[design.v]
module adder(
    input [2:0] data,
    output cout,
    output s
);
assign s = data[2] ^ data[1] ^ data[0];
assign cout = data[2] & data[1] | (data[0] & (data[2] ^ data[1]));
endmodule
module BoothBase
(
    input neg,  
    input pos,  
    input neg2, 
    input pos2, 
    input [1:0] x,  
    output p
);
assign p = (neg&~x[1]) | (neg2&~x[0]) | (pos&x[1]) | (pos2&x[0]);
endmodule
module BoothSelectSignal
(
    input [2:0] y,  
    output neg,  
    output pos,  
    output neg2, 
    output pos2  
);
assign neg = (y[2]&~y[1]&y[0]) | (y[2]&y[1]&~y[0]);
assign pos = (~y[2]&~y[1]&y[0]) | (~y[2]&y[1]&~y[0]);
assign neg2 = y[2]&~y[1]&~y[0];
assign pos2 = ~y[2]&y[1]&y[0];
endmodule
module BoothInterBase
(
    input [2:0] y,  
    input [63:0] x,
    output [63:0] p,
    output c  
);
wire neg,pos,neg2,pos2;
BoothSelectSignal u_BoothSelectSignal(
    .y(y),
    .neg(neg),
    .pos(pos),
    .neg2(neg2),
    .pos2(pos2)
);
BoothBase u_BoothBase(
    .neg(neg),
    .pos(pos),
    .neg2(neg2),
    .pos2(pos2),
    .x({x[0],1'b0}),
    .p(p[0])
);
generate
    genvar i;
    for(i=1;i<64;i=i+1) begin
        BoothBase us_BoothBase(
            .neg(neg),
            .pos(pos),
            .neg2(neg2),
            .pos2(pos2),
            .x(x[i:i-1]),
            .p(p[i])
        );
    end
endgenerate
assign c = neg || neg2;
endmodule
module wallace17
(
    input [16:0] in_data,
    input [13:0] cin,
    output [13:0] cout,
    output c,s
);
wire [4:0] first_s;
adder first1 (.data(in_data[04:02]), .cout(cout[0]), .s(first_s[0]));
adder first2 (.data(in_data[07:05]), .cout(cout[1]), .s(first_s[1]));
adder first3 (.data(in_data[10:08]), .cout(cout[2]), .s(first_s[2]));
adder first4 (.data(in_data[13:11]), .cout(cout[3]), .s(first_s[3]));
adder first5 (.data(in_data[16:14]), .cout(cout[4]), .s(first_s[4]));
wire [3:0] second_s;
adder second1 (.data(cin[2:0]                   ), .cout(cout[5]), .s(second_s[0]));
adder second2 (.data({in_data[0],cin[4:3]}      ), .cout(cout[6]), .s(second_s[1]));
adder second3 (.data({first_s[1:0],in_data[1]}  ), .cout(cout[7]), .s(second_s[2]));
adder second4 (.data(first_s[4:2]               ), .cout(cout[8]), .s(second_s[3]));
wire [1:0] third_s;
adder third1 (.data({second_s[0],cin[6:5]} ), .cout(cout[09]), .s(third_s[0]));
adder third2 (.data(second_s[3:1]          ), .cout(cout[10]), .s(third_s[1]));
wire [1:0] fourth_s;
adder fourth1 (.data(cin[9:7]               ), .cout(cout[11]), .s(fourth_s[0]));
adder fourth2 (.data({third_s[1:0],cin[10]} ), .cout(cout[12]), .s(fourth_s[1]));
wire fifth_s;
adder fifth1 (.data({fourth_s[1:0],cin[11]}), .cout(cout[13]), .s(fifth_s));
adder sixth1 (.data({fifth_s,cin[13:12]}), .cout(c), .s(s));
endmodule
module mul
(
    input rst,
    input clk,
    input sign,
    input [31:0] x,
    input [31:0] y,
    output [63:0] result
);
wire [63:0] ex_x;
wire [33:0] ex_y;
assign ex_x = sign ? {{32{x[31]}},x} : {32'b0,x};
assign ex_y = sign ? {{2{y[31]}},y} : {2'b0,y};
wire [16:0] carry;
wire [63:0] part_res [16:0];
BoothInterBase ufirst_BoothInterBase(
        .y({ex_y[1:0],1'b0}), 
        .x(ex_x), 
        .p(part_res[0]), 
        .c(carry[0])
    );
generate
    genvar i;
    for(i=2;i<=32;i=i+2) begin
        BoothInterBase ui_BoothInterBase(
            .y(ex_y[i+1:i-1]),
            .x(ex_x<<i),
            .p(part_res[i>>1]),
            .c(carry[i>>1])
        );
    end
endgenerate
reg [16:0] carry_stage;
reg [16:0] part_res_stage [63:0];
integer m,n;
always @(posedge clk or posedge rst) begin
    if(rst) begin
        carry_stage <= 17'b0;
        for(m=0;m<64;m=m+1) begin
            part_res_stage [m] <= 17'b0;
        end
    end
    else begin
        carry_stage <= carry;
        for(m=0;m<64;m=m+1) begin
            for(n=0;n<17;n=n+1) begin
                part_res_stage[m][n] <= part_res[n][m];
            end
        end
    end
end
wire [13:0] wallace_carry [64:0];
wire [63:0] c_res,s_res;
wallace17 ufirst_wallace17(
        .in_data(part_res_stage[0]), 
        .cin(carry_stage[13:0]), 
        .cout(wallace_carry[1]),
        .c(c_res[0]),
        .s(s_res[0])
    );
generate
    genvar k;
    for(k=1;k<64;k=k+1) begin
        wallace17 ufirst_wallace17(
            .in_data(part_res_stage[k]), 
            .cin(wallace_carry[k]), 
            .cout(wallace_carry[k+1]),
            .c(c_res[k]),
            .s(s_res[k])
        );
    end
endgenerate
assign result = s_res + {c_res[62:0],carry_stage[14]} + carry_stage[15];
endmodule
[run.sh]
#!/bin/bash
# the make line also repeats each setting of config.mk as NAME=value (left out here)
make -C /OpenROAD-flow-scripts/flow DESIGN_CONFIG=/design/flow/config.mk WORK_HOME=/design/flow/orfs CLKGATE_MAP_FILE= finish
[config.mk]
export PLATFORM = sky130hd
export DESIGN_NAME = mul
export DESIGN_NICKNAME = mul
export VERILOG_FILES = /design/flow/design.v
export SDC_FILE = /design/flow/constraint.sdc
export NUM_CORES = 4
export LEC_CHECK = 0
export CAP_MARGIN = 0
export CORE_MARGIN = 2
export CORE_UTILIZATION = 72
export PLACE_DENSITY_LB_ADDON = 0.0
export SLEW_MARGIN = 20
export TNS_END_PERCENT = 5
[constraint.sdc]
create_clock -name core_clock -period 5.01 [get_ports {clk}]
set_input_delay 1.0020 -clock core_clock [delete_from_list [all_inputs] [get_ports {clk}]]
set_output_delay 1.0020 -clock core_clock [all_outputs]
set_load 0.01 [all_outputs]
==> results of run 1 <==
stage by stage:
stage,utilization,cell area (sq um)
after floorplan,-,52100
after global placement,0.788,56400
final,0.833,59500
after global routing,0.833,59500
after detailed placement,0.788,56400
after CTS,0.829,59300
timing repair:
| item | 4_1_cts | 5_1_grt |
|---|---|---|
| setup buffers | 19 | 8 |
| resized | 345 | 70 |
| cloned | 1 | 0 |
| endpoints found under the setup margin | 64 | 64 |
| pin swaps | 109 | 37 |
| hold buffers | 0 | 0 |
layer usage:
layer | up-vias | part of all wire | global-route usage
li1 | 16600 | - | -
met1 | 20100 | 0.36 | 0.600
met2 | 2720 | 0.45 | 0.684
met3 | 558 | 0.13 | 0.154
met4 | 4 | 0.056 | 0.213
met5 | - | 0.00015 | 0
final cells by class:
class,instances,area [sq um]
multi-input cells,3060,32500
flip-flops and latches,593,14800
fillers,4145,12000
repair buffers,587,4640
inverters,1091,4110
clock buffers,100,1980
well taps,950,1190
clock inverters,14,226
diodes,5,12.5
==> results.txt, run 1 <==
Commonest cells post-synth - inv_1, fa_1, dfrtp_1, xor2_1, o21ai_0
Setup crit start kind - register
Core Area - 0.0715 sq mm
Post-placement cell count - 6255
Slowest CP cell - fa_1
Clock Tree Buf Depth - 3
Hold slack - 0.767 ns
Routed wire per std cell - 25.8 microns
Final setup TNS - -173.18 ns
Port bufs - 130
Worst Path Buf+Inv - 9
GR Overflow Total - 0
Top cells, area - fa_1, dfrtp_1, xor2_1, inv_1, a22oi_1
HPWL after detailed placement - 120 mm
WHS Endpoint - part_res_stage[6][3]$_DFF_PP0_
Setup crit end kind - primary output
Vias in the first global route - 41800
Levels on crit path - 25
Clock Tree Root - clkbuf_16
Violated checks - negative setup slack
CTS H-tree depth - 3
Max incr delay on CP - 0.59 ns
Final WL - 165 mm
Final ANT Viol Nets - 0
Setup Crit Path Kind - reg -> out
Worst setup margin - -3.31 ns
FP Core Util - 0.728
Post-synth EDFFs - 0
Seq share, synth - 0.285
Vias per cell - 6.25
Cell Area, Synth - 0.0521 sq mm
Hold path cells - 2
Num CTS Buffers - 68
Rel. slew slack - 0.234
Tmin final - 8.32 ns
Die Area - 0.0745 sq mm
Final setup vio count - 64
Die Wd - 273 microns
Hold WC Path Type - in -> reg
All-Layer GR Usage - 0.454
Simple share - 0.0378
Synthesized instance count - 5165
Avg Synthesized Cell Area - 10.1 sq um
Clock Sinks - 593
RSZ-0062 raised after global routing - yes
Post-Layout Cell Count - 6400
Final nets - 6312
Post-Synth Adder-Cell Area - 0.316
Yosys stat chip area - 0.0521 sq mm
TritonRoute pass-1 iters - 7
Initial DRC Count - 4625
Routability Congestion - 1.04
Top non-seq family - adder cells
CP max FO - 7
Outcome - finished with violations
Via count - 40000
Die H - 273 microns
Post-synthesis xor/xnor area fraction - 0.0992
Largest net degree at the start of global routing - 128
Distinct lib cells used - 75
Top cell by count, worst path - fa_2
Mux share - 0.000192
Yosys aoi share - 0.151
WP data arrival - 7.32 ns
Registers, synthesis - 593
Clock-pin slew on the worst setup and hold paths - 0.06 ns
Layout area overhead - 14.3%
First-pass GRT wire length - 250 mm
Highest Clock Rate - 0.120 GHz
Cell taking the most area after synthesis - fa_1
Yosys top cell by instances - inv_1
Min-Delay Startpoint - y[7]
Critical path destination - result[61]
Post-synth ARST share - 1.00
Max-slew violations - 0
CTS tree - built
DRC violations left - 0
Worst slack, placed - -3.43 ns
Slew at the pin closest to its max-slew limit - 1.15 ns
Synthesis warning total - 3
Initial antenna violation count - 6
Syn Nets - 6076
Top cell type's share of synthesized area - 0.301
Most common reg cell - dfrtp_1
IO Pins - 131
OpenROAD warning count - 35
Worst EP required - 4.01 ns
Fin. Hold Viols - 0
Period utilization - 1.66
Top delay family on crit path - adder cells
Max Cap Violations - 0
Row Count - 98
Ys cells - 5165
Worst Setup SP - part_res_stage[21][11]$_DFF_PP0_
==> run 2, diff against run 1 <==
ABC_AREA = 0   (was unset)
CAP_MARGIN = 20   (was 0)
CELL_PAD_IN_SITES_GLOBAL_PLACEMENT = 1   (was unset)
CORE_ASPECT_RATIO = 1.27   (was unset)
CORE_MARGIN = 7   (was 2)
CORE_UTILIZATION = 61   (was 72)
CTS_CLUSTER_SIZE = 77   (was unset)
MAX_ROUTING_LAYER = met4   (was unset)
PLACE_DENSITY = 0.83   (was unset)
PLACE_DENSITY_LB_ADDON = unset   (was 0.0)
TNS_END_PERCENT = unset   (was 5)
clock period = 13.9 ns   (was 5.01 ns; I/O delays follow)
==> results.txt, run 2 <==
Outcome - no timing/DRC/antenna violations
Cell Area, Synth - 0.0521 sq mm
CTS tree - built
Clock Tree Buf Depth - 3
Routed wire per std cell - 27.4 microns
Row Count - 120
Port bufs - 130
First-pass GRT wire length - 252 mm
Seq share, synth - 0.285
Simple share - 0.0378
Vias per cell - 6.06
Top cell by count, worst path - fa_1
Routability Congestion - 0.965
Worst EP required - 11.12 ns
CTS H-tree depth - 2
Initial DRC Count - 4128
Post-Synth Adder-Cell Area - 0.316
Min-Delay Startpoint - x[13]
Yosys stat chip area - 0.0521 sq mm
Largest net degree at the start of global routing - 171
Registers, synthesis - 593
Via count - 37300
Levels on crit path - 25
Top non-seq family - adder cells
Yosys aoi share - 0.151
Clock-pin slew on the worst setup and hold paths - 0.07 ns
Total setup buffers inserted after CTS - 0
Worst Setup SP - part_res_stage[25][13]$_DFF_PP0_
Synthesis warning total - 3
Period utilization - 0.880
Met2 Wirelength - 75.8 mm
DRC violations left - 0
Hold slack - 2.71 ns
Rel. slew slack - 0.177
Most common reg cell - dfrtp_1
Die Area - 0.0938 sq mm
Vias in the first global route - 38700
WL met3 - 18.2 mm
Clock Tree Root - clkbuf_16
Final ANT Viol Nets - 0
Critical path destination - result[46]
Die Wd - 273 microns
Setup crit start kind - register
Post-synth ARST share - 1.00
Final WL - 169 mm
Highest Clock Rate - 0.0817 GHz
RSZ-0062 raised after global routing - no
Tmin final - 12.23 ns
Routed length on met1 - 65.9 mm
Mux share - 0.000192
GR Overflow Total - 0
Num CTS Buffers - 57
Ys cells - 5165
Max-slew violations - 0
HPWL after detailed placement - 117 mm
Yosys top cell by instances - inv_1
CP max FO - 15
IO Pins - 131
Initial antenna violation count - 4
Die H - 343 microns
Core Area - 0.0844 sq mm
Uppermost layer routed - met4
Final setup TNS - 0 ns
Max incr delay on CP - 0.84 ns
OpenROAD warning count - 29
Hold_buf cts - 0
Slew at the pin closest to its max-slew limit - 1.23 ns
Synthesized instance count - 5165
All-Layer GR Usage - 0.373
Final setup vio count - 0
FP Core Util - 0.617
Setup Crit Path Kind - reg -> out
Setup crit end kind - primary output
Hold path cells - 2
Hold WC Path Type - in -> reg
Cell taking the most area after synthesis - fa_1
Max Cap Violations - 0
Top cells, area - fa_1, dfrtp_1, xor2_1, inv_1, a22oi_1
Post-CTS resize count - 0
WP data arrival - 9.45 ns
Fin. Hold Viols - 0
Top cell type's share of synthesized area - 0.301
Top delay family on crit path - adder cells
Distinct lib cells used - 75
Syn Nets - 6076
TritonRoute pass-1 iters - 6
Final nets - 5929
Post-synthesis xor/xnor area fraction - 0.0992
Worst Path Buf+Inv - 8
WHS Endpoint - part_res_stage[44][15]$_DFF_PP0_
Slowest CP cell - fa_1
Clock Sinks - 593
Layout area overhead - 6.94%
Commonest cells post-synth - inv_1, fa_1, dfrtp_1, xor2_1, o21ai_0
Post-synth EDFFs - 0
Avg Synthesized Cell Area - 10.1 sq um
==> run 2: cell type report <==
type,instances,area [sq um]
flip-flops and latches,593,14800
clock buffers,82,1650
multi-input cells,3060,31700
clock inverters,18,298
repair buffers,215,1710
fillers,6848,28700
inverters,1091,4100
diodes,4,10.0
well taps,1098,1370
==> run 2: routing by layer <==
metal  up-vias  GRT usage
met4         0      0.160
met3       408     0.0972
met1     19100      0.489
li1      15800          -
met5         -          -
met2      2005      0.553
==> run 2: metrics by stage <==
step / instances / instance area, sq um / setup slack, ns / util
4_1_cts: 6157 / 55700 / 1.86 / 0.660
3_5_place_dp: 6057 / 53700 / 2.59 / 0.637
2_1_floorplan: 5165 / 52100 / 3.03 / -
5_1_grt: 6160 / 55700 / 1.02 / 0.660
3_3_place_gp: 6057 / 53700 / 2.79 / 0.637
6_report: 6161 / 55700 / 1.67 / 0.660
==> run 3, diff against run 2 <==
CELL_PAD_IN_SITES_GLOBAL_PLACEMENT = 2   (was 1)
CORE_ASPECT_RATIO = 0.73   (was 1.27)
MAX_ROUTING_LAYER = met5   (was met4)
SETUP_SLACK_MARGIN = -0.66   (was unset)
SLEW_MARGIN = 0   (was 20)
==> results.txt, run 3 <==
IO Pins - 131
Layout area overhead - 7.91%
Top non-seq family - adder cells
Worst EP required - 11.12 ns
Synthesized instance count - 5165
Uppermost layer routed - met5
Initial antenna violation count - 5
Period utilization - 0.839
Die Wd - 356 microns
Post-CTS resize count - 0
Total setup buffers inserted after CTS - 0
Post-synth ARST share - 1.00
Worst Path Buf+Inv - 8
Hold WC Path Type - in -> async
Cell taking the most area after synthesis - fa_1
Setup crit start kind - register
CTS H-tree depth - 3
Clock Sinks - 593
Slowest CP cell - o311ai_0
Mux share - 0.000192
Max-slew violations - 0
Seq share, synth - 0.285
Die Area - 0.0938 sq mm
Row Count - 91
All-Layer GR Usage - 0.385
Distinct lib cells used - 75
FP Core Util - 0.616
GR Overflow Total - 0
Met2 Wirelength - 68.6 mm
Routed length on met1 - 76.4 mm
Tmin final - 11.66 ns
RSZ-0062 raised after global routing - no
Post-synthesis xor/xnor area fraction - 0.0992
DRC violations left - 0
Post-Synth Adder-Cell Area - 0.316
TritonRoute pass-1 iters - 8
Filler cells - 6723
Worst Setup SP - part_res_stage[25][13]$_DFF_PP0_
Cell Area, Synth - 0.0521 sq mm
Sequential Area - 0.0148 sq mm
Outcome - no timing/DRC/antenna violations
Commonest cells post-synth - inv_1, fa_1, dfrtp_1, xor2_1, o21ai_0
Final setup vio count - 0
Top cells, area - fa_1, dfrtp_1, xor2_1, inv_1, a22oi_1
Synthesis warning total - 3
Num CTS Buffers - 68
Max incr delay on CP - 0.83 ns
Fin. Hold Viols - 0
Top cell type's share of synthesized area - 0.301
Core Area - 0.0845 sq mm
Final ANT Viol Nets - 0
Max Cap Violations - 0
Yosys aoi share - 0.151
WP data arrival - 8.88 ns
Post-synth EDFFs - 0
Die H - 264 microns
Vias per cell - 6.12
Comb area - 0.0318 sq mm
Hold_buf cts - 0
Clock-pin slew on the worst setup and hold paths - 0.06 ns
Final WL - 182 mm
Levels on crit path - 25
First-pass GRT wire length - 265 mm
Clock Tree Root - clkbuf_16
Rel. slew slack - 0.178
Avg Synthesized Cell Area - 10.1 sq um
Yosys top cell by instances - inv_1
Initial DRC Count - 5059
Largest net degree at the start of global routing - 144
Setup crit end kind - primary output
Via count - 38000
HPWL after detailed placement - 129 mm
Port bufs - 130
Simple share - 0.0378
Ys cells - 5165
Syn Nets - 6076
Final setup TNS - 0 ns
Routability Congestion - 0.964
Vias in the first global route - 37600
Highest Clock Rate - 0.0857 GHz
Slew at the pin closest to its max-slew limit - 1.23 ns
CTS tree - built
Most common reg cell - dfrtp_1
Final nets - 5943
WL met3 - 34.0 mm
OpenROAD warning count - 36
Top delay family on crit path - adder cells
Critical path destination - result[59]
CP max FO - 13
Routed wire per std cell - 29.4 microns
Clock Tree Buf Depth - 3
Setup Crit Path Kind - reg -> out
Yosys stat chip area - 0.0521 sq mm
Registers, synthesis - 593
run 3: per-stage QoR:
step	cell area, sq um	util	worst slack, ns	hold slack (ns)	instances
after floorplan	52100	-	3.03	2.87	5165
after global placement	53800	0.637	2.99	3.29	6074
after detailed placement	53900	0.638	2.91	3.29	6076
after CTS	56100	0.664	2.21	2.62	6195
after global routing	56200	0.665	1.75	2.69	6197
final	56200	0.665	2.24	2.61	6200
run 3: routing by layer:
| layer | GRT usage | vias up |
|---|---|---|
| met2 | 0.485 | 2722 |
| met3 | 0.225 | 202 |
| met1 | 0.580 | 19200 |
| met5 | 0.00947 | - |
| li1 | - | 15800 |
| met4 | 0.0559 | 10 |
run 3: final cells by class:
type	instances	share of cell area
inverter	1091	0.0729
clock inverter	19	0.00470
clock buffer	100	0.0357
multi-input combinational	3060	0.565
sequential	593	0.264
antenna	3	0.000134
tap	1116	0.0248
timing repair buffer	218	0.0323
==> run 4, diff against run 3 <==
ABC_AREA = unset   (was 0)
CELL_PAD_IN_SITES_GLOBAL_PLACEMENT = unset   (was 2)
CORE_ASPECT_RATIO = unset   (was 0.73)
CORE_MARGIN = 2   (was 7)
CORE_UTILIZATION = 69   (was 61)
CTS_CLUSTER_SIZE = 94   (was 77)
MAX_ROUTING_LAYER = unset   (was met5)
PLACE_DENSITY = unset   (was 0.83)
SETUP_SLACK_MARGIN = unset   (was -0.66)
SLEW_MARGIN = 20   (was 0)
clock period = 13.2 ns   (was 13.9 ns; I/O delays follow)
==> results.txt, run 4 <==
Outcome - no timing/DRC/antenna violations
Port bufs - 130
CTS tree - built
First-pass GRT wire length - 248 mm
Layout area overhead - 7.58%
Post-CTS resize count - 0
Slowest CP cell - inv_1
Max Cap Violations - 0
Min-Delay Startpoint - y[1]
OpenROAD warning count - 37
Syn Nets - 6076
Post-synth ARST share - 1.00
Post-synthesis xor/xnor area fraction - 0.0992
Highest Clock Rate - 0.0833 GHz
Largest net degree at the start of global routing - 171
Die Wd - 279 microns
Clock Tree Root - clkbuf_16
Die H - 279 microns
CTS H-tree depth - 3
Synthesized instance count - 5165
Hold_buf cts - 0
Cell taking the most area after synthesis - fa_1
Clock Sinks - 593
All-Layer GR Usage - 0.434
Row Count - 100
Avg Synthesized Cell Area - 10.1 sq um
Post-synth EDFFs - 0
Post-layout util - 0.751
Total setup buffers inserted after CTS - 0
Yosys stat chip area - 0.0521 sq mm
Placed cell areas - 0.0536 sq mm
TritonRoute pass-1 iters - 8
Clock Tree Buf Depth - 3
WHS Endpoint - carry_stage[0]$_DFF_PP0_
DRC violations left - 0
Routability Congestion - 0.946
Seq share, synth - 0.285
HPWL after detailed placement - 114 mm
Cell chain of the critical path - inv_1 -> fa_1 -> inv_1 -> fa_1 -> inv_1 -> fa_1 -> inv_1 -> fa_1 -> fa_1 -> inv_1 -> fa_1 -> inv_1 -> ha_1 -> a21oi_1 -> o21ai_0 -> a21oi_1 -> nor2_1 -> a211o_1 -> o21ai_2 -> o21a_1 -> o21ai_0 -> o311ai_1 -> clkdlybuf4s50_1
Yosys top cell by instances - inv_1
Via count - 38200
Initial DRC Count - 4348
FP Core Util - 0.698
Worst EP required - 10.56 ns
Distinct lib cells used - 75
Setup crit start kind - register
WP data arrival - 9.36 ns
Post-Synth Adder-Cell Area - 0.316
Max-slew violations - 0
Vias in the first global route - 40000
Final setup TNS - 0 ns
Worst Path Buf+Inv - 7
Ys cells - 5165
Final ANT Viol Nets - 0
Simple share - 0.0378
Cell Area, Synth - 0.0521 sq mm
Top cell type's share of synthesized area - 0.301
Initial antenna violation count - 8
GR Overflow Total - 0
Worst setup margin - 1.20 ns
Slew at the pin closest to its max-slew limit - 1.21 ns
Core Area - 0.0746 sq mm
Yosys aoi share - 0.151
IO Pins - 131
Die Area - 0.0777 sq mm
Final setup vio count - 0
Num CTS Buffers - 68
Top non-seq family - adder cells
Post-Layout Cell Count - 6057
Hold WC Path Type - in -> reg
Tmin final - 12.00 ns
CP max FO - 15
Hold path cells - 1
Period utilization - 0.909
Most common reg cell - dfrtp_1
Critical path destination - result[60]
Setup Crit Path Kind - reg -> out
Max incr delay on CP - 0.74 ns
Clock-pin slew on the worst setup and hold paths - 0.06 ns
Worst Setup SP - part_res_stage[25][13]$_DFF_PP0_
Final WL - 163 mm
Rel. slew slack - 0.191
Synthesis warning total - 3
Mux share - 0.000192
Registers, synthesis - 593
Post-placement cell count - 5931
Levels on crit path - 23
Setup crit end kind - primary output
Vias per cell - 6.31
Top delay family on crit path - adder cells
Routed wire per std cell - 27.0 microns
Filler cells - 5221
Commonest cells post-synth - inv_1, fa_1, dfrtp_1, xor2_1, o21ai_0
Final nets - 5945
Hold slack - 2.38 ns
Finished Cell Area - 0.0560 sq mm
RSZ-0062 raised after global routing - no
Fin. Hold Viols - 0
Worst slack, placed - 1.81 ns
Top cells, area - fa_1, dfrtp_1, xor2_1, inv_1, a22oi_1
## run 4: metal layers
layer	track usage	part of all wire	wire, microns
met4	0.221	0.054	8760
met5	0	0.00041	67
met3	0.143	0.13	21300
met2	0.652	0.45	73200
met1	0.571	0.37	59900
## run 4: final cells by class
| cell class | count | area (sq um) | share of cell area |
|---|---|---|---|
| multi-input cells | 3060 | 31700 | 0.565 |
| flip-flops and latches | 593 | 14800 | 0.265 |
| inverters | 1091 | 4100 | 0.0732 |
| clock buffers | 93 | 1940 | 0.0346 |
| repair buffers | 220 | 1820 | 0.0325 |
| well taps | 969 | 1210 | 0.0216 |
| clock inverters | 28 | 452 | 0.00806 |
| diodes | 3 | 7.51 | 0.000134 |
==> run 5, diff against run 4 <==
CELL_PAD_IN_SITES_GLOBAL_PLACEMENT = 3   (was unset)
CORE_UTILIZATION = 66   (was 69)
CTS_CLUSTER_SIZE = unset   (was 94)
GPL_ROUTABILITY_DRIVEN = 1   (was unset)
HOLD_SLACK_MARGIN = 0.22   (was unset)
MAX_ROUTING_LAYER = met5   (was unset)
MIN_ROUTING_LAYER = met2   (was unset)
PLACE_DENSITY = 0.82   (was unset)
clock period = 10.1 ns   (was 13.2 ns; I/O delays follow)
==> results.txt, run 5 <==
Row Count - 103
Yosys top cell by instances - inv_1
Core Area - 0.0785 sq mm
Syn Nets - 6076
Halt Stage - global placement without I/O
Simple share - 0.0378
Top non-seq family - adder cells
Outcome - aborted with a tool error
Post-synth ARST share - 1.00
Synthesized instance count - 5165
Registers, synthesis - 593
Post-synth EDFFs - 0
Die H - 285 microns
Ys cells - 5165
Distinct lib cells used - 75
Die Area - 0.0812 sq mm
Most common reg cell - dfrtp_1
Die Wd - 285 microns
Top cells, area - fa_1, dfrtp_1, xor2_1, inv_1, a22oi_1
FP Core Util - 0.663
Top cell type's share of synthesized area - 0.301
Post-Synth Adder-Cell Area - 0.316
Mux share - 0.000192
Cell taking the most area after synthesis - fa_1
Post-synthesis xor/xnor area fraction - 0.0992
Stop Error - [ERROR GPL-0301] Utilization 123.152 % exceeds 100%.
Cell Area, Synth - 0.0521 sq mm
Yosys stat chip area - 0.0521 sq mm
Commonest cells post-synth - inv_1, fa_1, dfrtp_1, xor2_1, o21ai_0
Yosys aoi share - 0.151
Seq share, synth - 0.285
Avg Synthesized Cell Area - 10.1 sq um
Synthesis warning total - 3
==> run 6, diff against run 5 <==
CELL_PAD_IN_SITES_GLOBAL_PLACEMENT = unset   (was 3)
CORE_UTILIZATION = 55   (was 66)
CTS_CLUSTER_SIZE = 26   (was unset)
GPL_ROUTABILITY_DRIVEN = unset   (was 1)
HOLD_SLACK_MARGIN = unset   (was 0.22)
MAX_ROUTING_LAYER = unset   (was met5)
MIN_ROUTING_LAYER = unset   (was met2)
PLACE_DENSITY = 0.53   (was 0.82)
clock period = 10.9 ns   (was 10.1 ns; I/O delays follow)
==> results.txt, run 6 <==
Cell chain of the critical path - inv_1 -> fa_1 -> inv_1 -> buf_4 -> fa_1 -> inv_1 -> fa_1 -> inv_1 -> fa_1 -> fa_1 -> inv_1 -> fa_1 -> inv_1 -> ha_1 -> a21oi_1 -> o21ai_0 -> a21oi_1 -> nor2_1 -> a211o_1 -> o21ai_2 -> o21a_1 -> o21ai_1 -> o311ai_1 -> clkdlybuf4s50_1
Via count - 37200
Max-slew violations - 0
Clock Sinks - 593
Top cells, area - fa_1, dfrtp_1, xor2_1, inv_1, a22oi_1
Synthesized instance count - 5165
Outcome - no timing/DRC/antenna violations
Cell taking the most area after synthesis - fa_1
GR Overflow Total - 0
Met2 Wirelength - 76.3 mm
Rel. slew slack - 0.236
Ys cells - 5165
Seq share, synth - 0.285
Worst EP required - 8.72 ns
Post-Synth Adder-Cell Area - 0.316
Largest net degree at the start of global routing - 151
Yosys stat chip area - 0.0521 sq mm
Vias per cell - 5.84
Final nets - 5967
Layout area overhead - 8.83%
OpenROAD warning count - 37
Uppermost layer routed - met5
Highest Clock Rate - 0.0956 GHz
Top delay family on crit path - adder cells
Mux share - 0.000192
Clock-pin slew on the worst setup and hold paths - 0.06 ns
Post-synth EDFFs - 0
Routed length on met1 - 73.4 mm
Tmin final - 10.46 ns
Fin. Hold Viols - 0
Die H - 312 microns
Die Area - 0.0972 sq mm
Avg Synthesized Cell Area - 10.1 sq um
DRC violations left - 0
FP Core Util - 0.556
Die Wd - 312 microns
Hold path cells - 4
Routed wire per std cell - 27.0 microns
Core Area - 0.0936 sq mm
HPWL after detailed placement - 121 mm
Initial antenna violation count - 6
Cell Area, Synth - 0.0521 sq mm
All-Layer GR Usage - 0.359
Max Cap Violations - 0
Final setup vio count - 0
Synthesis warning total - 3
Top non-seq family - adder cells
Worst Path Buf+Inv - 8
Hold WC Path Type - in -> reg
Setup Crit Path Kind - reg -> out
First-pass GRT wire length - 255 mm
Distinct lib cells used - 75
Post-synthesis xor/xnor area fraction - 0.0992
Syn Nets - 6076
Registers, synthesis - 593
Routability Congestion - 0.908
TritonRoute pass-1 iters - 8
Setup crit end kind - primary output
Num CTS Buffers - 74
Final ANT Viol Nets - 0
Yosys top cell by instances - inv_1
Clock Tree Buf Depth - 3
Top cell type's share of synthesized area - 0.301
Max incr delay on CP - 0.64 ns
Vias in the first global route - 37400
Min-Delay Startpoint - y[1]
Final WL - 172 mm
Filler cells - 8093
IO Pins - 131
Row Count - 112
Post-synth ARST share - 1.00
Most common reg cell - dfrtp_1
Port bufs - 130
Commonest cells post-synth - inv_1, fa_1, dfrtp_1, xor2_1, o21ai_0
WHS Endpoint - part_res_stage[63][1]$_DFF_PP0_
Levels on crit path - 24
Clock Tree Root - clkbuf_16
CTS H-tree depth - 3
Slowest CP cell - inv_1
Setup crit start kind - register
WL met3 - 16.0 mm
Slew at the pin closest to its max-slew limit - 1.14 ns
Final setup TNS - 0 ns
Period utilization - 0.960
Hold slack - 2.09 ns
CP max FO - 13
WP data arrival - 8.28 ns
Post-layout util - 0.605
Yosys aoi share - 0.151
Simple share - 0.0378
Initial DRC Count - 3962
Critical path destination - result[60]
Worst Setup SP - part_res_stage[21][11]$_DFF_PP0_
RSZ-0062 raised after global routing - no
CTS tree - built
run 6: metrics by stage:
stage / worst slack (ns) / instance area, sq um / instances
floorplan: 0.635 / 52100 / 5165
global placement: 0.659 / 54000 / 6229
detailed placement: 0.626 / 54100 / 6230
CTS: 0.128 / 56600 / 6364
global route: 0.104 / 56700 / 6367
finish: 0.436 / 56700 / 6368
run 6: what timing repair did:
action | in CTS | in global routing
hold buffers | 0 | 0
pin swaps | 1 | 2
setup endpoints to repair | 3 | 9
gates resized | 0 | 4
buffers inserted | 1 | 2
run 6: routing by layer:
| metal | up-vias | track usage |
|---|---|---|
| li1 | 15900 | - |
| met1 | 19300 | 0.526 |
| met2 | 1754 | 0.535 |
| met3 | 267 | 0.0687 |
| met4 | 4 | 0.127 |
| met5 | - | 0.0124 |
run 6: layout make-up:
type / instances / area [sq um] / share of cell area
tap: 1254 / 1570 / 0.0277
multi-input combinational: 3060 / 31700 / 0.559
timing repair buffer: 236 / 1940 / 0.0343
clock buffer: 97 / 2030 / 0.0358
clock inverter: 36 / 508 / 0.00896
sequential: 593 / 14800 / 0.262
antenna: 1 / 2.50 / 0.0000442
inverter: 1091 / 4100 / 0.0724
==> run 7, diff against run 6 <==
ABC_AREA = 0   (was unset)
CELL_PAD_IN_SITES_GLOBAL_PLACEMENT = 0   (was unset)
CORE_ASPECT_RATIO = 1.27   (was unset)
CORE_UTILIZATION = 68   (was 55)
CTS_CLUSTER_SIZE = 77   (was 26)
MAX_ROUTING_LAYER = met4   (was unset)
PLACE_DENSITY = unset   (was 0.53)
clock period = 9.58 ns   (was 10.9 ns; I/O delays follow)
==> results.txt, run 7 <==
All-Layer GR Usage - 0.473
CTS tree - built
Top delay family on crit path - adder cells
Synthesis warning total - 3
Registers, synthesis - 593
Violated checks - negative setup slack
Clock-pin slew on the worst setup and hold paths - 0.06 ns
Cell Area, Synth - 0.0521 sq mm
Fin. Hold Viols - 0
Final WL - 174 mm
Post-layout util - 0.748
Hold path cells - 2
TritonRoute pass-1 iters - 8
Port bufs - 130
Syn Nets - 6076
Die H - 316 microns
Clock Tree Root - clkbuf_16
Layout area overhead - 9.16%
HPWL after detailed placement - 117 mm
Period utilization - 1.01
First-pass GRT wire length - 260 mm
Die Wd - 250 microns
Largest net degree at the start of global routing - 171
CTS H-tree depth - 2
Seq share, synth - 0.285
Commonest cells post-synth - inv_1, fa_1, dfrtp_1, xor2_1, o21ai_0
Clock Sinks - 593
Avg Synthesized Cell Area - 10.1 sq um
Distinct lib cells used - 75
Worst Path Buf+Inv - 10
Initial DRC Count - 4309
Yosys top cell by instances - inv_1
Post-synth ARST share - 1.00
Clock Tree Buf Depth - 3
Sequential Area - 0.0148 sq mm
Levels on crit path - 27
Die Area - 0.0788 sq mm
Highest Clock Rate - 0.104 GHz
Setup Crit Path Kind - reg -> out
Via count - 39100
Top cell type's share of synthesized area - 0.301
Row Count - 114
IO Pins - 131
Final nets - 6027
Num CTS Buffers - 61
Routed wire per std cell - 28.3 microns
Simple share - 0.0378
Max-slew violations - 0
Routability Congestion - 0.965
RSZ-0062 raised after global routing - yes
Worst setup margin - -0.0615 ns
Rel. slew slack - 0.210
Mux share - 0.000192
OpenROAD warning count - 35
Hold WC Path Type - in -> reg
Setup crit start kind - register
Worst EP required - 7.66 ns
Cell taking the most area after synthesis - fa_1
Initial antenna violation count - 11
Core Area - 0.0760 sq mm
Tmin final - 9.64 ns
Yosys aoi share - 0.151
Vias per cell - 6.35
WHS Endpoint - part_res_stage[52][12]$_DFF_PP0_
Final ANT Viol Nets - 0
FP Core Util - 0.685
Post-synthesis xor/xnor area fraction - 0.0992
Slowest CP cell - fa_2
Top non-seq family - adder cells
Post-Synth Adder-Cell Area - 0.316
Most common reg cell - dfrtp_1
Yosys stat chip area - 0.0521 sq mm
GR Overflow Total - 0
Final setup vio count - 3
CP max FO - 8
Max incr delay on CP - 0.61 ns
Worst slack, placed - -0.0482 ns
Max Cap Violations - 0
Ys cells - 5165
Top cell by count, worst path - buf_4
Worst Setup SP - part_res_stage[0][16]$_DFF_PP0_
Min-Delay Startpoint - x[27]
Setup crit end kind - primary output
Post-synth EDFFs - 0
WP data arrival - 7.73 ns
Critical path destination - result[57]
DRC violations left - 0
Outcome - finished with violations
Filler cells - 5476
Synthesized instance count - 5165
Vias in the first global route - 41200
Top cells, area - fa_1, dfrtp_1, xor2_1, inv_1, a22oi_1
Slew at the pin closest to its max-slew limit - 1.18 ns
Comb area - 0.0321 sq mm
## run 7: layer usage
metal  part of all wire  up-vias  GRT usage
met5                  0        -          -
met4               0.11        0      0.411
met3              0.098      918      0.103
met2               0.47     2522      0.731
met1               0.32    19700      0.524
li1                   -    16000          -
## run 7: final cells by class
class,instances,share of cell area
sequential,593,0.261
inverter,1091,0.0724
timing repair buffer,309,0.0449
clock inverter,21,0.00480
tap,986,0.0217
antenna,10,0.000440
multi-input combinational,3060,0.564
clock buffer,89,0.0303
## run 7: timing repair
action	CTS	global route
gates resized	60	96
endpoints found under the setup margin	34	38
pin swaps	18	38
buffers inserted	16	26
gates cloned	0	1
hold buffers	0	0
## run 7: per-stage QoR
stage | cells | setup TNS (ns) | hold WS (ns) | instance area, sq um
after floorplan | 5165 | -249.84 | 2.00 | 52100
after global placement | 5995 | 0 | 2.39 | 54000
after detailed placement | 5996 | -0.0833 | 2.40 | 54000
after CTS | 6122 | -0.184 | 1.69 | 56400
after global routing | 6159 | -0.968 | 1.73 | 56800
final | 6159 | -0.141 | 1.71 | 56800
==> run 8, diff against run 7 <==
ABC_AREA = unset   (was 0)
CELL_PAD_IN_SITES_GLOBAL_PLACEMENT = unset   (was 0)
CORE_ASPECT_RATIO = unset   (was 1.27)
CORE_UTILIZATION = 72   (was 68)
CTS_CLUSTER_SIZE = 50   (was 77)
HOLD_SLACK_MARGIN = 0.3   (was unset)
PLACE_DENSITY_LB_ADDON = 0.28   (was unset)
SETUP_SLACK_MARGIN = 1.36   (was unset)
clock period = 8.34 ns   (was 9.58 ns; I/O delays follow)
==> results.txt, run 8 <==
RSZ-0062 raised after global routing - yes
Post-placement cell count - 6151
Min-Delay Startpoint - y[1]
Post-synth EDFFs - 0
Slowest CP cell - fa_2
Vias in the first global route - 44000
Setup crit end kind - primary output
Final setup vio count - 47
Max incr delay on CP - 0.60 ns
Post-synthesis xor/xnor area fraction - 0.0992
Top non-seq family - adder cells
Distinct lib cells used - 75
Synthesized instance count - 5165
Slew at the pin closest to its max-slew limit - 1.25 ns
Yosys stat chip area - 0.0521 sq mm
Largest net degree at the start of global routing - 175
Setup Crit Path Kind - reg -> out
Violated checks - negative setup slack
Vias per cell - 6.61
Registers, synthesis - 593
Num CTS Buffers - 69
Seq share, synth - 0.285
First-pass GRT wire length - 268 mm
Syn Nets - 6076
Via count - 41900
Clock Tree Root - clkbuf_16
Top cell by count, worst path - fa_1
Period utilization - 1.12
Filler cells - 3926
Die H - 273 microns
Cell Area, Synth - 0.0521 sq mm
Die Area - 0.0745 sq mm
Synthesis warning total - 3
Simple share - 0.0378
Commonest cells post-synth - inv_1, fa_1, dfrtp_1, xor2_1, o21ai_0
Post-Synth Adder-Cell Area - 0.316
Hold WC Path Type - in -> reg
All-Layer GR Usage - 0.509
Initial DRC Count - 6468
HPWL after detailed placement - 117 mm
Post-synth ARST share - 1.00
Levels on crit path - 28
CP max FO - 9
DRC violations left - 0
Worst Setup SP - part_res_stage[21][11]$_DFF_PP0_
Ys cells - 5165
Clock-pin slew on the worst setup and hold paths - 0.06 ns
Fin. Hold Viols - 0
Worst slack, placed - -0.531 ns
Most common reg cell - dfrtp_1
Highest Clock Rate - 0.107 GHz
Routed wire per std cell - 28.4 microns
OpenROAD warning count - 35
IO Pins - 131
Die Wd - 273 microns
Final ANT Viol Nets - 0
Clock Sinks - 593
WP data arrival - 7.64 ns
TritonRoute pass-1 iters - 12
Post-Layout Cell Count - 6334
Worst EP required - 6.67 ns
Final nets - 6234
Hold_buf cts - 0
Sequential Area - 0.0148 sq mm
Hold path cells - 4
CTS H-tree depth - 3
Top delay family on crit path - adder cells
Port bufs - 130
Row Count - 98
Max-slew violations - 0
Initial antenna violation count - 7
CTS tree - built
Tmin final - 9.31 ns
FP Core Util - 0.728
Final WL - 180 mm
Cell taking the most area after synthesis - fa_1
Avg Synthesized Cell Area - 10.1 sq um
Routability Congestion - 0.988
Core Area - 0.0715 sq mm
Comb area - 0.0328 sq mm
Layout area overhead - 14.3%
Clock Tree Buf Depth - 3
Outcome - finished with violations
WHS Endpoint - part_res_stage[30][0]$_DFF_PP0_
Max Cap Violations - 0
Top cells, area - fa_1, dfrtp_1, xor2_1, inv_1, a22oi_1
Critical path destination - result[57]
Yosys top cell by instances - inv_1
Top cell type's share of synthesized area - 0.301
Worst Path Buf+Inv - 11
Mux share - 0.000192
Setup crit start kind - register
Yosys aoi share - 0.151
GR Overflow Total - 0
Rel. slew slack - 0.169
Worst setup margin - -0.967 ns
## run 8: layout make-up
type	instances	area share
clock buffer	97	0.0338
multi-input combinational	3060	0.551
tap	950	0.0200
clock inverter	26	0.00681
inverter	1091	0.0690
antenna	9	0.000378
sequential	593	0.249
timing repair buffer	508	0.0693
## run 8: repair_timing
item,in CTS,in global routing
setup buffers,27,16
endpoints found under the hold margin,0,0
pin swaps,58,49
resized,331,62
setup endpoints to repair,64,64
## run 8: routing by layer
metal | global-route usage | vias up | part of all wire
li1 | - | 16400 | -
met1 | 0.633 | 20700 | 0.34
met2 | 0.698 | 3782 | 0.42
met3 | 0.248 | 938 | 0.18
met4 | 0.242 | 0 | 0.065
met5 | - | - | 0
## run 8: metrics by stage
| step | util | hold slack (ns) | instance area [sq um] | setup TNS (ns) |
|---|---|---|---|---|
| 4_1_cts | 0.825 | 1.51 | 58900 | -17.96 |
| 2_1_floorplan | - | 1.75 | 52600 | -838.10 |
| 3_3_place_gp | 0.785 | 2.15 | 56100 | -6.12 |
| 6_report | 0.833 | 1.50 | 59500 | -25.52 |
| 3_5_place_dp | 0.785 | 2.17 | 56100 | -8.69 |
| 5_1_grt | 0.833 | 1.58 | 59500 | -33.01 |
==> run 9, diff against run 8 <==
ABC_AREA = 1   (was unset)
CELL_PAD_IN_SITES_GLOBAL_PLACEMENT = 2   (was unset)
CORE_ASPECT_RATIO = 0.92   (was unset)
CORE_UTILIZATION = 68   (was 72)
CTS_CLUSTER_SIZE = 31   (was 50)
GPL_TIMING_DRIVEN = 0   (was unset)
HOLD_SLACK_MARGIN = 0.06   (was 0.3)
MAX_ROUTING_LAYER = unset   (was met4)
PLACE_DENSITY_LB_ADDON = 0.07   (was 0.28)
SETUP_SLACK_MARGIN = 0.38   (was 1.36)
TNS_END_PERCENT = 35   (was unset)
clock period = 10.0 ns   (was 8.34 ns; I/O delays follow)
==> results.txt, run 9 <==
Outcome - aborted with a tool error
Halt Stage - global placement without I/O
Stop Error - [ERROR FLW-0024] Place density exceeds 1.0 (current PLACE_DENSITY_LB_ADDON =  0.07). Please check if the value of  PLACE_DENSITY_LB_ADDON is between 0 and 0.99.
Cell Area, Synth - 0.0534 sq mm
Post-synth ARST share - 1.00
Commonest cells post-synth - nand2_1, inv_1, fa_1, dfrtp_1, o2111ai_1
Cell taking the most area after synthesis - fa_1
Post-synth EDFFs - 0
Synthesized instance count - 6418
Die Area - 0.0808 sq mm
FP Core Util - 0.687
Row Count - 98
Avg Synthesized Cell Area - 8.32 sq um
Yosys stat chip area - 0.0534 sq mm
Syn Nets - 7329
Distinct lib cells used - 43
Top non-seq family - adder cells
Core Area - 0.0777 sq mm
Top cell type's share of synthesized area - 0.293
Yosys aoi share - 0.0949
Post-synthesis xor/xnor area fraction - 0.00607
Top cells, area - fa_1, dfrtp_1, nand2_1, inv_1, o2111ai_1
Die Wd - 296 microns
Yosys top cell by instances - nand2_1
Synthesis warning total - 3
Seq share, synth - 0.278
Simple share - 0.182
Mux share - 0
Die H - 273 microns
Registers, synthesis - 593
Post-Synth Adder-Cell Area - 0.308
Most common reg cell - dfrtp_1
Ys cells - 6418
==> run 10, diff against run 9 <==
ABC_AREA = unset   (was 1)
CELL_PAD_IN_SITES_GLOBAL_PLACEMENT = unset   (was 2)
CORE_ASPECT_RATIO = unset   (was 0.92)
CORE_UTILIZATION = 72   (was 68)
CTS_CLUSTER_SIZE = 47   (was 31)
GPL_TIMING_DRIVEN = unset   (was 0)
HOLD_SLACK_MARGIN = unset   (was 0.06)
PLACE_DENSITY_LB_ADDON = 0.28   (was 0.07)
SETUP_SLACK_MARGIN = 1.2   (was 0.38)
TNS_END_PERCENT = unset   (was 35)
clock period = 7.87 ns   (was 10.0 ns; I/O delays follow)
==> results.txt, run 10 <==
Outcome - finished with violations
Violated checks - negative setup slack
Worst Setup SP - part_res_stage[23][12]$_DFF_PP0_
Via count - 42700
Hold_buf cts - 0
Placed cell areas - 0.0565 sq mm
Max Cap Violations - 0
GR Overflow Total - 0
HPWL after detailed placement - 119 mm
Setup crit start kind - register
Clock-pin slew on the worst setup and hold paths - 0.06 ns
CTS H-tree depth - 3
Top cells, area - fa_1, dfrtp_1, xor2_1, inv_1, a22oi_1
Core Area - 0.0715 sq mm
Yosys stat chip area - 0.0521 sq mm
TritonRoute pass-1 iters - 10
Post-Synth Adder-Cell Area - 0.316
Avg Synthesized Cell Area - 10.1 sq um
Syn Nets - 6076
Highest Clock Rate - 0.111 GHz
Setup Crit Path Kind - reg -> out
Final nets - 6277
FP Core Util - 0.728
Clock Tree Buf Depth - 3
Fin. Hold Viols - 0
WP data arrival - 7.44 ns
Synthesis warning total - 3
Most common reg cell - dfrtp_1
Final setup TNS - -39.19 ns
Registers, synthesis - 593
Top cell type's share of synthesized area - 0.301
RSZ-0062 raised after global routing - yes
Post-placement cell count - 6207
Filler cells - 3668
IO Pins - 131
Routability Congestion - 0.991
Mux share - 0.000192
Port bufs - 130
Final setup vio count - 56
CTS tree - built
Initial antenna violation count - 13
Finished Cell Area - 0.0597 sq mm
Period utilization - 1.15
Routed wire per std cell - 28.6 microns
Vias per cell - 6.70
Worst slack, placed - -0.861 ns
Worst Path Buf+Inv - 10
Ys cells - 5165
Die Area - 0.0745 sq mm
Largest net degree at the start of global routing - 170
Slew at the pin closest to its max-slew limit - 1.20 ns
Row Count - 98
OpenROAD warning count - 41
Final WL - 182 mm
Top delay family on crit path - adder cells
Slowest CP cell - fa_1
Num CTS Buffers - 69
Critical path destination - result[61]
DRC violations left - 0
Die Wd - 273 microns
Setup crit end kind - primary output
Die H - 273 microns
Levels on crit path - 27
Max-slew violations - 0
Clock Sinks - 593
Uppermost layer routed - met5
Layout area overhead - 14.7%
Final ANT Viol Nets - 0
Cell taking the most area after synthesis - fa_1
Distinct lib cells used - 75
Synthesized instance count - 5165
Seq share, synth - 0.285
Post-layout util - 0.836
Post-synthesis xor/xnor area fraction - 0.0992
WL met3 - 32.6 mm
Commonest cells post-synth - inv_1, fa_1, dfrtp_1, xor2_1, o21ai_0
Top non-seq family - adder cells
All-Layer GR Usage - 0.500
Cell Area, Synth - 0.0521 sq mm
Routed length on met1 - 59.4 mm
Post-synth ARST share - 1.00
Initial DRC Count - 6751
Hold WC Path Type - in -> async
Yosys top cell by instances - inv_1
Rel. slew slack - 0.199
Tmin final - 9.02 ns
Top cell by count, worst path - fa_1
Worst EP required - 6.30 ns
Met2 Wirelength - 76.0 mm
CP max FO - 15
Clock Tree Root - clkbuf_16
Vias in the first global route - 45600
Post-Layout Cell Count - 6377
Max incr delay on CP - 0.59 ns
Yosys aoi share - 0.151
First-pass GRT wire length - 272 mm
Simple share - 0.0378
Worst setup margin - -1.15 ns
Post-synth EDFFs - 0
==> run 10: metrics by stage <==
stage,hold WS [ns]
CTS,1.39
detailed placement,2.05
global route,1.43
global placement,2.04
floorplan,1.66
finish,1.38
==> run 10: area by class of cell <==
| cell class | instances | area (sq um) | share of cell area |
|---|---|---|---|
| multi-input cells | 3060 | 32900 | 0.550 |
| flip-flops and latches | 593 | 14800 | 0.248 |
| repair buffers | 551 | 4330 | 0.0725 |
| inverters | 1091 | 4110 | 0.0687 |
| clock buffers | 95 | 1960 | 0.0328 |
| well taps | 950 | 1190 | 0.0199 |
| clock inverters | 28 | 417 | 0.00697 |
| diodes | 9 | 22.5 | 0.000377 |
==> run 10: what timing repair did <==
| action | in CTS | in global routing |
|---|---|---|
| endpoints found under the setup margin | 64 | 64 |
| pin swaps | 66 | 51 |
| gates resized | 338 | 67 |
| setup buffers | 21 | 15 |
==> run 10: layer usage <==
| metal | GRT usage | up-vias |
|---|---|---|
| met5 | 0.0225 | - |
| met1 | 0.614 | 20900 |
| met2 | 0.701 | 4102 |
| met4 | 0.292 | 16 |
| li1 | - | 16500 |
| met3 | 0.268 | 1144 |
==> run 11, diff against run 10 <==
ABC_AREA = 1   (was unset)
CAP_MARGIN = 5   (was 20)
CELL_PAD_IN_SITES_DETAIL_PLACEMENT = 2   (was unset)
CELL_PAD_IN_SITES_GLOBAL_PLACEMENT = 2   (was unset)
CORE_UTILIZATION = 59   (was 72)
CTS_CLUSTER_DIAMETER = 217   (was unset)
CTS_CLUSTER_SIZE = 79   (was 47)
GPL_TIMING_DRIVEN = 1   (was unset)
MIN_ROUTING_LAYER = met1   (was unset)
PLACE_DENSITY = 0.38   (was unset)
PLACE_DENSITY_LB_ADDON = unset   (was 0.28)
SETUP_SLACK_MARGIN = 0.61   (was 1.2)
SLEW_MARGIN = 30   (was 20)
clock period = 10.5 ns   (was 7.87 ns; I/O delays follow)
==> results.txt, run 11 <==
Ys cells - 6418
Core Area - 0.0899 sq mm
Die Wd - 305 microns
Yosys top cell by instances - nand2_1
Distinct lib cells used - 43
Avg Synthesized Cell Area - 8.32 sq um
Row Count - 110
Registers, synthesis - 593
Top non-seq family - adder cells
Die Area - 0.0929 sq mm
Yosys aoi share - 0.0949
Cell taking the most area after synthesis - fa_1
Post-synth ARST share - 1.00
Outcome - aborted with a tool error
Seq share, synth - 0.278
Synthesized instance count - 6418
Die H - 305 microns
Yosys stat chip area - 0.0534 sq mm
Cell Area, Synth - 0.0534 sq mm
Top cells, area - fa_1, dfrtp_1, nand2_1, inv_1, o2111ai_1
Halt Stage - global placement without I/O
Post-synth EDFFs - 0
Synthesis warning total - 3
Top cell type's share of synthesized area - 0.293
Most common reg cell - dfrtp_1
Mux share - 0
Syn Nets - 7329
FP Core Util - 0.594
Post-synthesis xor/xnor area fraction - 0.00607
Post-Synth Adder-Cell Area - 0.308
Simple share - 0.182
Commonest cells post-synth - nand2_1, inv_1, fa_1, dfrtp_1, o2111ai_1
Stop Error - [ERROR GPL-0301] Utilization 105.411 % exceeds 100%.
==> run 12, diff against run 11 <==
ABC_AREA = 0   (was 1)
CAP_MARGIN = 25   (was 5)
CELL_PAD_IN_SITES_DETAIL_PLACEMENT = 0   (was 2)
CORE_ASPECT_RATIO = 0.92   (was unset)
CORE_UTILIZATION = 68   (was 59)
CTS_CLUSTER_DIAMETER = unset   (was 217)
CTS_CLUSTER_SIZE = 36   (was 79)
GPL_TIMING_DRIVEN = 0   (was 1)
HOLD_SLACK_MARGIN = 0.06   (was unset)
MAX_ROUTING_LAYER = met4   (was unset)
MIN_ROUTING_LAYER = unset   (was met1)
PLACE_DENSITY = unset   (was 0.38)
PLACE_DENSITY_LB_ADDON = 0.07   (was unset)
SETUP_SLACK_MARGIN = 0.38   (was 0.61)
SLEW_MARGIN = 15   (was 30)
TNS_END_PERCENT = 35   (was unset)
clock period = 10.0 ns   (was 10.5 ns; I/O delays follow)
==> results.txt, run 12 <==
Ys cells - 5165
FP Core Util - 0.685
Simple share - 0.0378
Yosys top cell by instances - inv_1
Seq share, synth - 0.285
Synthesized instance count - 5165
Top cells, area - fa_1, dfrtp_1, xor2_1, inv_1, a22oi_1
Cell Area, Synth - 0.0521 sq mm
Die H - 269 microns
Top cell type's share of synthesized area - 0.301
Die Area - 0.0788 sq mm
Post-synth EDFFs - 0
Yosys aoi share - 0.151
Post-synth ARST share - 1.00
Die Wd - 293 microns
Distinct lib cells used - 75
Core Area - 0.0760 sq mm
Top non-seq family - adder cells
Syn Nets - 6076
Synthesis warning total - 3
Stop Error - [ERROR FLW-0024] Place density exceeds 1.0 (current PLACE_DENSITY_LB_ADDON =  0.07). Please check if the value of  PLACE_DENSITY_LB_ADDON is between 0 and 0.99.
Halt Stage - global placement without I/O
Post-synthesis xor/xnor area fraction - 0.0992
Registers, synthesis - 593
Mux share - 0.000192
Outcome - aborted with a tool error
Most common reg cell - dfrtp_1
Commonest cells post-synth - inv_1, fa_1, dfrtp_1, xor2_1, o21ai_0
Post-Synth Adder-Cell Area - 0.316
Cell taking the most area after synthesis - fa_1
Row Count - 97
Avg Synthesized Cell Area - 10.1 sq um
Yosys stat chip area - 0.0521 sq mm
==> run 13, diff against run 12 <==
ABC_AREA = unset   (was 0)
CAP_MARGIN = 20   (was 25)
CELL_PAD_IN_SITES_DETAIL_PLACEMENT = unset   (was 0)
CELL_PAD_IN_SITES_GLOBAL_PLACEMENT = unset   (was 2)
CORE_ASPECT_RATIO = unset   (was 0.92)
CORE_UTILIZATION = 66   (was 68)
CTS_CLUSTER_DIAMETER = 28   (was unset)
CTS_CLUSTER_SIZE = 41   (was 36)
GPL_TIMING_DRIVEN = unset   (was 0)
HOLD_SLACK_MARGIN = unset   (was 0.06)
MAX_ROUTING_LAYER = unset   (was met4)
PLACE_DENSITY_LB_ADDON = unset   (was 0.07)
SETUP_SLACK_MARGIN = 1.6   (was 0.38)
SLEW_MARGIN = 20   (was 15)
TNS_END_PERCENT = 5   (was 35)
clock period = 7.99 ns   (was 10.0 ns; I/O delays follow)
==> results.txt, run 13 <==
Top cell by count, worst path - fa_1
Largest net degree at the start of global routing - 155
Top delay family on crit path - adder cells
Die Wd - 285 microns
Row Count - 103
WP data arrival - 7.36 ns
Registers, synthesis - 593
Yosys aoi share - 0.151
Clock Tree Buf Depth - 3
Clock Tree Root - clkbuf_16
Worst slack, placed - -0.946 ns
Violated checks - negative setup slack
Yosys top cell by instances - inv_1
Die Area - 0.0812 sq mm
CP max FO - 5
DRC violations left - 0
Setup Crit Path Kind - reg -> out
Worst Path Buf+Inv - 10
Seq share, synth - 0.285
OpenROAD warning count - 40
Final setup vio count - 52
Initial antenna violation count - 8
Outcome - finished with violations
Hold WC Path Type - in -> async
Final WL - 176 mm
Hold_buf cts - 0
Vias in the first global route - 42900
Cell Area, Synth - 0.0521 sq mm
Setup crit start kind - register
Clock Sinks - 593
Top non-seq family - adder cells
Filler cells - 4796
Port bufs - 130
All-Layer GR Usage - 0.442
Yosys stat chip area - 0.0521 sq mm
Synthesis warning total - 3
Post-synth EDFFs - 0
Post-synth ARST share - 1.00
Max incr delay on CP - 0.65 ns
Core Area - 0.0785 sq mm
Final setup TNS - -32.44 ns
Max-slew violations - 0
Top cells, area - fa_1, dfrtp_1, xor2_1, inv_1, a22oi_1
Worst setup margin - -0.968 ns
Max Cap Violations - 0
IO Pins - 131
Slew at the pin closest to its max-slew limit - 1.22 ns
Setup crit end kind - primary output
Cell taking the most area after synthesis - fa_1
Highest Clock Rate - 0.112 GHz
Most common reg cell - dfrtp_1
Post-Synth Adder-Cell Area - 0.316
Post-placement cell count - 6321
Placed cell areas - 0.0562 sq mm
Simple share - 0.0378
FP Core Util - 0.663
Via count - 40500
GR Overflow Total - 0
Post-layout util - 0.803
Period utilization - 1.12
Post-Layout Cell Count - 6638
Worst Setup SP - part_res_stage[0][16]$_DFF_PP0_
TritonRoute pass-1 iters - 7
Num CTS Buffers - 157
Synthesized instance count - 5165
HPWL after detailed placement - 119 mm
RSZ-0062 raised after global routing - yes
Clock-pin slew on the worst setup and hold paths - 0.05 ns
Commonest cells post-synth - inv_1, fa_1, dfrtp_1, xor2_1, o21ai_0
Levels on crit path - 27
Finished Cell Area - 0.0631 sq mm
Post-synthesis xor/xnor area fraction - 0.0992
First-pass GRT wire length - 265 mm
Slowest CP cell - fa_2
Routability Congestion - 0.925
Die H - 285 microns
Initial DRC Count - 4812
Distinct lib cells used - 75
Hold slack - 1.26 ns
Final nets - 6370
Rel. slew slack - 0.188
Vias per cell - 6.10
CTS tree - built
Worst EP required - 6.39 ns
Layout area overhead - 21.1%
Mux share - 0.000192
Ys cells - 5165
Critical path destination - result[48]
Routed wire per std cell - 26.4 microns
CTS H-tree depth - 4
Tmin final - 8.96 ns
Top cell type's share of synthesized area - 0.301
Final ANT Viol Nets - 0
Fin. Hold Viols - 0
Avg Synthesized Cell Area - 10.1 sq um
Syn Nets - 6076
run 13: metal layers:
metal | GRT usage | wire length, microns
met3 | 0.146 | 22400
met2 | 0.658 | 77600
met1 | 0.581 | 65000
met4 | 0.236 | 10400
met5 | 0 | 59
run 13: layout make-up:
class	count	area, sq um	share of cell area
inverters	1091	4110	0.0651
clock buffers	211	4470	0.0709
repair buffers	556	4420	0.0701
multi-input cells	3060	32700	0.518
flip-flops and latches	593	14800	0.235
well taps	1050	1310	0.0208
diodes	2	5.00	0.0000794
clock inverters	75	1250	0.0199
run 13: timing repair:
action                                  4_1_cts  5_1_grt
endpoints found under the setup margin       64       64
endpoints found under the hold margin         0        0
pin swaps                                   207       43
gates resized                               374       45
buffers inserted                             26        1
gates cloned                                  2        0
==> run 14, diff against run 13 <==
CORE_ASPECT_RATIO = 0.96   (was unset)
CORE_MARGIN = 6   (was 2)
CORE_UTILIZATION = 40   (was 66)
CTS_CLUSTER_DIAMETER = unset   (was 28)
CTS_CLUSTER_SIZE = unset   (was 41)
SETUP_SLACK_MARGIN = unset   (was 1.6)
SLEW_MARGIN = 10   (was 20)
TNS_END_PERCENT = unset   (was 5)
clock period = 10.0 ns   (was 7.99 ns; I/O delays follow)
==> results.txt, run 14 <==
Top delay family on crit path - adder cells
Clock Sinks - 593
Cell taking the most area after synthesis - fa_1
Post-synthesis xor/xnor area fraction - 0.0992
IO Pins - 131
Syn Nets - 6076
Routed wire per std cell - 26.4 microns
Initial DRC Count - 4139
All-Layer GR Usage - 0.259
WP data arrival - 7.89 ns
Distinct lib cells used - 75
Worst slack, placed - -0.0400 ns
Via count - 38400
Placed cell areas - 0.0548 sq mm
Comb area - 0.0321 sq mm
Mux share - 0.000192
Final WL - 182 mm
Worst Path Buf+Inv - 10
Clock Tree Root - clkbuf_16
Top cells, area - fa_1, dfrtp_1, xor2_1, inv_1, a22oi_1
Largest net degree at the start of global routing - 147
Hold slack - 1.72 ns
Worst setup margin - 0.113 ns
Slew at the pin closest to its max-slew limit - 1.19 ns
Yosys top cell by instances - inv_1
Vias in the first global route - 39700
Final setup vio count - 0
Registers, synthesis - 593
TritonRoute pass-1 iters - 6
Cell Area, Synth - 0.0521 sq mm
Initial antenna violation count - 12
Post-placement cell count - 6707
Max-slew violations - 0
FP Core Util - 0.404
Filler cells - 12100
CTS tree - built
OpenROAD warning count - 38
Max incr delay on CP - 0.61 ns
Setup crit start kind - register
Finished Cell Area - 0.0583 sq mm
Core Area - 0.129 sq mm
CTS H-tree depth - 3
Final setup TNS - 0 ns
Tmin final - 9.89 ns
Setup Crit Path Kind - reg -> out
Max Cap Violations - 0
Post-Synth Adder-Cell Area - 0.316
Commonest cells post-synth - inv_1, fa_1, dfrtp_1, xor2_1, o21ai_0
Hold WC Path Type - in -> async
Post-synth ARST share - 1.00
Critical path destination - result[63]
Routability Congestion - 0.926
Avg Synthesized Cell Area - 10.1 sq um
Period utilization - 0.989
Levels on crit path - 27
Port bufs - 130
Most common reg cell - dfrtp_1
Worst Setup SP - part_res_stage[15][8]$_DFF_PP0_
Top cell type's share of synthesized area - 0.301
DRC violations left - 0
Die Wd - 380 microns
Highest Clock Rate - 0.101 GHz
First-pass GRT wire length - 268 mm
Post-layout util - 0.452
Yosys aoi share - 0.151
Yosys stat chip area - 0.0521 sq mm
Worst EP required - 8.00 ns
HPWL after detailed placement - 122 mm
Setup crit end kind - primary output
Post-synth EDFFs - 0
Rel. slew slack - 0.205
Sequential Area - 0.0148 sq mm
Layout area overhead - 12.0%
Simple share - 0.0378
Clock Tree Buf Depth - 3
Seq share, synth - 0.285
Num CTS Buffers - 75
Final ANT Viol Nets - 0
Ys cells - 5165
Final nets - 6018
Outcome - no timing/DRC/antenna violations
CP max FO - 10
Top non-seq family - adder cells
Synthesis warning total - 3
GR Overflow Total - 0
Post-Layout Cell Count - 6877
Hold_buf cts - 0
Row Count - 129
Fin. Hold Viols - 0
Vias per cell - 5.58
Die Area - 0.139 sq mm
Slowest CP cell - fa_2
Clock-pin slew on the worst setup and hold paths - 0.06 ns
Synthesized instance count - 5165
Die H - 366 microns
RSZ-0062 raised after global routing - yes
run 14: layer usage:
layer / vias up / global-route usage / wire length (microns)
met5: - / 0 / 52
met4: 8 / 0.101 / 7750
met3: 391 / 0.0786 / 20000
met2: 2019 / 0.390 / 79200
met1: 19900 / 0.355 / 74800
li1: 16000 / - / -
run 14: what timing repair did:
action / CTS / global route
setup endpoints to repair: 33 / 34
gates resized: 65 / 57
buffers inserted: 12 / 11
pin swaps: 16 / 26
run 14: final cells by class:
class | count | area share
flip-flops and latches | 593 | 0.255
diodes | 8 | 0.000343
inverters | 1091 | 0.0705
multi-input cells | 3060 | 0.550
well taps | 1703 | 0.0365
repair buffers | 286 | 0.0410
clock inverters | 33 | 0.0100
clock buffers | 103 | 0.0371
